==> inputs of yarrow <==
==> flow/design.v <==
module CPU(clk, rst, memoryData, memoryAddress, dataOut, readSignal, writeSignal, AC);
input clk;
input rst;  
input [15:0] memoryData;
reg [3:0] state;
reg [5:0] PC;
reg [10:0] MAR;
reg signed [15:0] MBR;
reg [3:0] opcode;
reg M;
reg [15:0] IR;
reg zeroFlag, overflowFlag, carryFlag, negativeFlag;
output reg readSignal;
output reg writeSignal;
output reg signed [15:0] AC;
output reg [15:0] dataOut; 
output reg [10:0] memoryAddress;
reg signed [15:0] result;
parameter Load = 4'd1, Store = 4'd2, Add = 4'd3, Sub = 4'd4, Mul = 4'd5, Div = 4'd6 , Branch = 4'd7, BRZ = 4'd8;
always @ (posedge clk) begin
	if (rst) begin
	PC <= 0;
	state = 0;
	AC <= 0;
	dataOut <= 0;
	memoryAddress <= 0;
	zeroFlag = 0;
	overflowFlag = 0;
	carryFlag = 0;
	negativeFlag = 0;
	readSignal = 1;
	writeSignal = 0;
	end
	else
	case (state)
		0: begin  
			MAR <= PC;
			state = 1;
		end
		1: begin  
			writeSignal = 0;
			readSignal = 1;
			memoryAddress <= MAR;
			PC <= PC + 1;
			state = 2;
		end
		2:state = 3;  
		3: begin
			MBR <= memoryData;
			state = 4;
		end
		4: begin
			IR <= MBR;
			state = 5;
		end
		5: begin  
			opcode <= IR[15:12];
			M <= IR[11];
			MAR <= IR[10:0];
			state = 6;
		end
		6: begin
				if (opcode == Branch) begin  
					PC <= MAR; 
					state = 0;
				end
				else if (opcode == BRZ) begin  
					if(zeroFlag == 1 && M == 1) begin
						PC <= MAR;
						state = 0;
					end
					else begin
						state = 0;
					end
				end
				else begin
					state = 7;
				end
		end
		7: begin
			if (opcode == Store) begin
				memoryAddress <= MAR;
			end
			state = 8;
		end
		8: begin
			if (opcode == Store) begin  
				writeSignal = 1;
				readSignal = 0;
				dataOut <= AC;
				state = 0;
			end
			else begin
				state = 9;
			end
		end
		9: begin
			writeSignal = 0;
			readSignal = 1;
			if(M == 1) begin
				memoryAddress <= MAR;
			end
			state = 10;
			end
		10: begin
			state = 11;
		end
		11: begin
			if (M == 1) begin
				MBR <= memoryData;
			end
			else if (M == 0) begin
				MBR <= $signed(IR[10:0]);
			end
			state = 12;
		end
		12: begin  
			if (opcode == Load) begin  
				AC <= MBR;
				state = 0;
			end
			else if (opcode != Add && opcode != Sub && opcode != Mul && opcode != Div) begin  
				state = 0;
			end
			else begin
				case(opcode)
				Add :  
					begin
					{carryFlag, result} = AC + MBR;
					zeroFlag = (result==0)? 1:0;
					if(AC[15]==MBR[15]) begin
					  if(MBR[15]==result[15])begin
					  overflowFlag = 0;
					  end
					  else begin
					  overflowFlag = 1;
					  end
					end
					else begin
					overflowFlag = 0;
					end						
					negativeFlag =(result[15]==1)? 1:0;	
					end
				Sub :  
					begin
					{carryFlag, result} = AC - MBR;
					zeroFlag = (result==0)? 1:0;
					if(AC[15]==MBR[15]) begin
					  if(MBR[15]==result[15])begin
					  overflowFlag = 0;
					  end
					  else begin
					  overflowFlag = 1;
					  end
					end
					else begin
					overflowFlag = 0;
					end
					negativeFlag =(result[15]==1)? 1:0;
					end
				Mul :  
					begin
					result = AC * MBR;
					zeroFlag = (result==0)? 1:0;
					if(result > 16'h0FFF || result < 16'hF000) begin
					overflowFlag = 1;
					end
					else begin
						overflowFlag = 0;
					end
					negativeFlag =(result[15]==1)? 1:0;
					end	
				Div :  
					begin
					if (MBR == 0) result = 0;  
					else result = AC / MBR;
					zeroFlag = (result==0)? 1:0;
					negativeFlag =(result[15]==1)? 1:0;
					end						
			endcase  
			AC <= result;
			state = 0;
			end
		end
	endcase
end
endmodule
==> flow/run.sh <==
#!/bin/bash
# the make line also repeats each setting of config.mk as NAME=value (left out here)
make -C /OpenROAD-flow-scripts/flow DESIGN_CONFIG=/design/flow/config.mk WORK_HOME=/design/flow/orfs CLKGATE_MAP_FILE= finish
==> flow/config.mk <==
export PLATFORM = sky130hd
export DESIGN_NAME = CPU
export DESIGN_NICKNAME = CPU
export VERILOG_FILES = /design/flow/design.v
export SDC_FILE = /design/flow/constraint.sdc
export NUM_CORES = 4
export LEC_CHECK = 0
export ABC_AREA = 1
export CAP_MARGIN = 15
export CORE_MARGIN = 2
export CORE_UTILIZATION = 72
export CTS_CLUSTER_DIAMETER = 360
export CTS_CLUSTER_SIZE = 38
export HOLD_SLACK_MARGIN = 0.29
export PLACE_DENSITY = 0.63
export SETUP_SLACK_MARGIN = 3.94
export SLEW_MARGIN = 20
export TNS_END_PERCENT = 90
==> flow/constraint.sdc <==
create_clock -name core_clock -period 19.8 [get_ports {clk}]
set_input_delay 3.9600 -clock core_clock [delete_from_list [all_inputs] [get_ports {clk}]]
set_output_delay 3.9600 -clock core_clock [all_outputs]
set_load 0.01 [all_outputs]
==> inputs of xenon, as changes to yarrow <==
- CAP_MARGIN: 15 -> 20
- CORE_UTILIZATION: 72 -> 68
- CTS_CLUSTER_DIAMETER: 360 -> 340
- CTS_CLUSTER_SIZE: 38 -> 99
- HOLD_SLACK_MARGIN: 0.29 -> not set
- PLACE_DENSITY: 0.63 -> 0.6
- SETUP_SLACK_MARGIN: 3.94 -> -1.24
- TNS_END_PERCENT: 90 -> not set
==> flow/constraint.sdc (replaced) <==
create_clock -name core_clock -period 44.8 [get_ports {clk}]
set_input_delay 8.9600 -clock core_clock [delete_from_list [all_inputs] [get_ports {clk}]]
set_output_delay 8.9600 -clock core_clock [all_outputs]
set_load 0.01 [all_outputs]
==> inputs of quartz, as changes to yarrow <==
- CAP_MARGIN: 15 -> 20
- CORE_UTILIZATION: 72 -> 65
- CTS_CLUSTER_DIAMETER: 360 -> not set
- CTS_CLUSTER_SIZE: 38 -> 72
- HOLD_SLACK_MARGIN: 0.29 -> not set
- PLACE_DENSITY: 0.63 -> 0.6
- SETUP_SLACK_MARGIN: 3.94 -> 2.51
- TNS_END_PERCENT: 90 -> not set
==> flow/constraint.sdc (replaced) <==
create_clock -name core_clock -period 28.8 [get_ports {clk}]
set_input_delay 5.7600 -clock core_clock [delete_from_list [all_inputs] [get_ports {clk}]]
set_output_delay 5.7600 -clock core_clock [all_outputs]
set_load 0.01 [all_outputs]
==> results <==
| item | xenon | yarrow | quartz |
|---|---|---|---|
| # placed instances | 3,206 | 3,666 | 3,265 |
| Clock Tree Buf Depth | 2 | - | 2 |
| CTS H-tree depth | 4 | - | 4 |
| Die width | 171 um | 166 um | 175 um |
| Die area | 0.0293 mm^2 | 0.0277 mm^2 | 0.0306 mm^2 |
| Detail Placement HPWL | 44,600 um | 59,100 um | 46,800 um |
| Placer congestion estimate | 1.02 | 1.08 | 1.08 |
| Setup slack after placement | 11.51 ns | -7.52 ns | -1.33 ns |
| CTS sink count | 129 | - | 129 |
| Placed Instance Area | 0.0199 mm^2 | 0.0240 mm^2 | 0.0203 mm^2 |
| Synthesized-area fraction occupied by adder cells | 0.237 | 0.237 | 0.237 |
| Pre-Place Util | 0.688 | 0.732 | 0.661 |
| Hold-fix buffers at CTS | 0 | - | 0 |
| Core footprint | 0.0276 mm^2 | 0.0260 mm^2 | 0.0288 mm^2 |
| Post-CTS Repair Setup Buffers | 0 | - | 109 |
| Result of the run | finished clean | aborted with a tool error | aborted with a tool error |
| Stage where the flow stopped | - | clock tree synthesis (4_1_cts) | global routing (5_1_grt) |
| And+or+nand+nor area frac | 0.271 | 0.271 | 0.271 |
| Cells resized by post-CTS repair | 0 | - | 163 |
| # rows | 61 | 59 | 62 |
| Async set or reset register ratio after synthesis | 0 | 0 | 0 |
| Buffer cell driving the clock tree root | sky130_fd_sc_hd__clkbuf_16 | - | sky130_fd_sc_hd__clkbuf_16 |
| Die height | 171 um | 166 um | 175 um |
| Count of input and output buffers | 62 | 62 | 62 |
| Number of clock buffers inserted by TritonCTS | 17 | - | 17 |


==> build 34: inputs <==
Starts from the design.v that is shown in full above.
make LEC_CHECK=0 ABC_AREA=1 CAP_MARGIN=10 CORE_ASPECT_RATIO=0.51 CORE_MARGIN=5 CORE_UTILIZATION=63 CTS_CLUSTER_DIAMETER=187 CTS_CLUSTER_SIZE=95 MAX_ROUTING_LAYER=met4 PLACE_DENSITY=0.35 SETUP_SLACK_MARGIN=5.0 SLEW_MARGIN=10 TNS_END_PERCENT=5 finish   # period 35.8 ns
run.sh (not shown) runs the stock make flow with config.mk's settings and CLKGATE_MAP_FILE=.
==> inputs of build 24, as changes to build 34 <==
- ABC_AREA: 1 -> 0
- CAP_MARGIN: 10 -> 5
- CELL_PAD_IN_SITES_DETAIL_PLACEMENT: not set -> 2
- CELL_PAD_IN_SITES_GLOBAL_PLACEMENT: not set -> 1
- CORE_ASPECT_RATIO: 0.51 -> 0.52
- CORE_UTILIZATION: 63 -> 50
- CTS_CLUSTER_DIAMETER: 187 -> 252
- CTS_CLUSTER_SIZE: 95 -> 25
- GPL_ROUTABILITY_DRIVEN: not set -> 0
- GPL_TIMING_DRIVEN: not set -> 0
- HOLD_SLACK_MARGIN: not set -> 0.21
- MAX_ROUTING_LAYER: met4 -> met5
- PLACE_DENSITY: 0.35 -> not set
- PLACE_DENSITY_LB_ADDON: not set -> 0.06
- SETUP_SLACK_MARGIN: 5.0 -> -2.0
- TNS_END_PERCENT: 5 -> not set
==> results <==
| metric | build 34 | build 24 |
|---|---|---|
| Post-Syn Nets | 3158 | 2691 |
| Count of instantiated cells in the yosys netlist | 2829 | 2362 |
| Die extent in y | 134 um | 151 um |
| XOR-XNOR Cells, Area Fraction | 6.17% | 8.07% |
| Synth Area in Adders | 23.7% | 23.5% |
| Chip area | 34000 um^2 | 42500 um^2 |
| Post-synthesis share of cell area spent on and, or, nand and nor gates | 27.1% | 20.5% |
| Multiplexer share of the synthesized area | 0% | 4.57% |
| Average instance area after synthesis | 6.72 um^2 | 8.11 um^2 |
| Dominant cell type by area after synthesis | sky130_fd_sc_hd__ha_1 | sky130_fd_sc_hd__ha_1 |
| Complex Gates by Area | 13.9% | 20.5% |
| Cell Type Count | 63 | 102 |
| Sequential-to-total area share from yosys stat | 17.0% | 16.8% |
| Count of port buffers added during placement | 62 | 62 |
| Row cnt | 45 | 51 |
| Outcome | timing/DRC/antenna clean | did not finish |
| Last stage reached | - | 3_5_place_dp |
| Fraction of synthesized cell area taken by the top area cell type | 15.1% | 15.0% |
| Area reported by Yosys stat | 19000 um^2 | 19200 um^2 |
| Floorplan die width | 253 um | 281 um |
| Core Footprint | 29700 um^2 | 37600 um^2 |
| Yosys warning tally | 1 | 1 |
| Synthesized registers | 129 | 129 |
| Pre-Place Util | 64.0% | 51.0% |
| Gate count of the mapped netlist | 2829 | 2362 |
| Most repeated cell in the gate-level netlist after synthesis | sky130_fd_sc_hd__nand2_1 | sky130_fd_sc_hd__nand2_1 |
| Post-synthesis cell area | 19000 um^2 | 19200 um^2 |
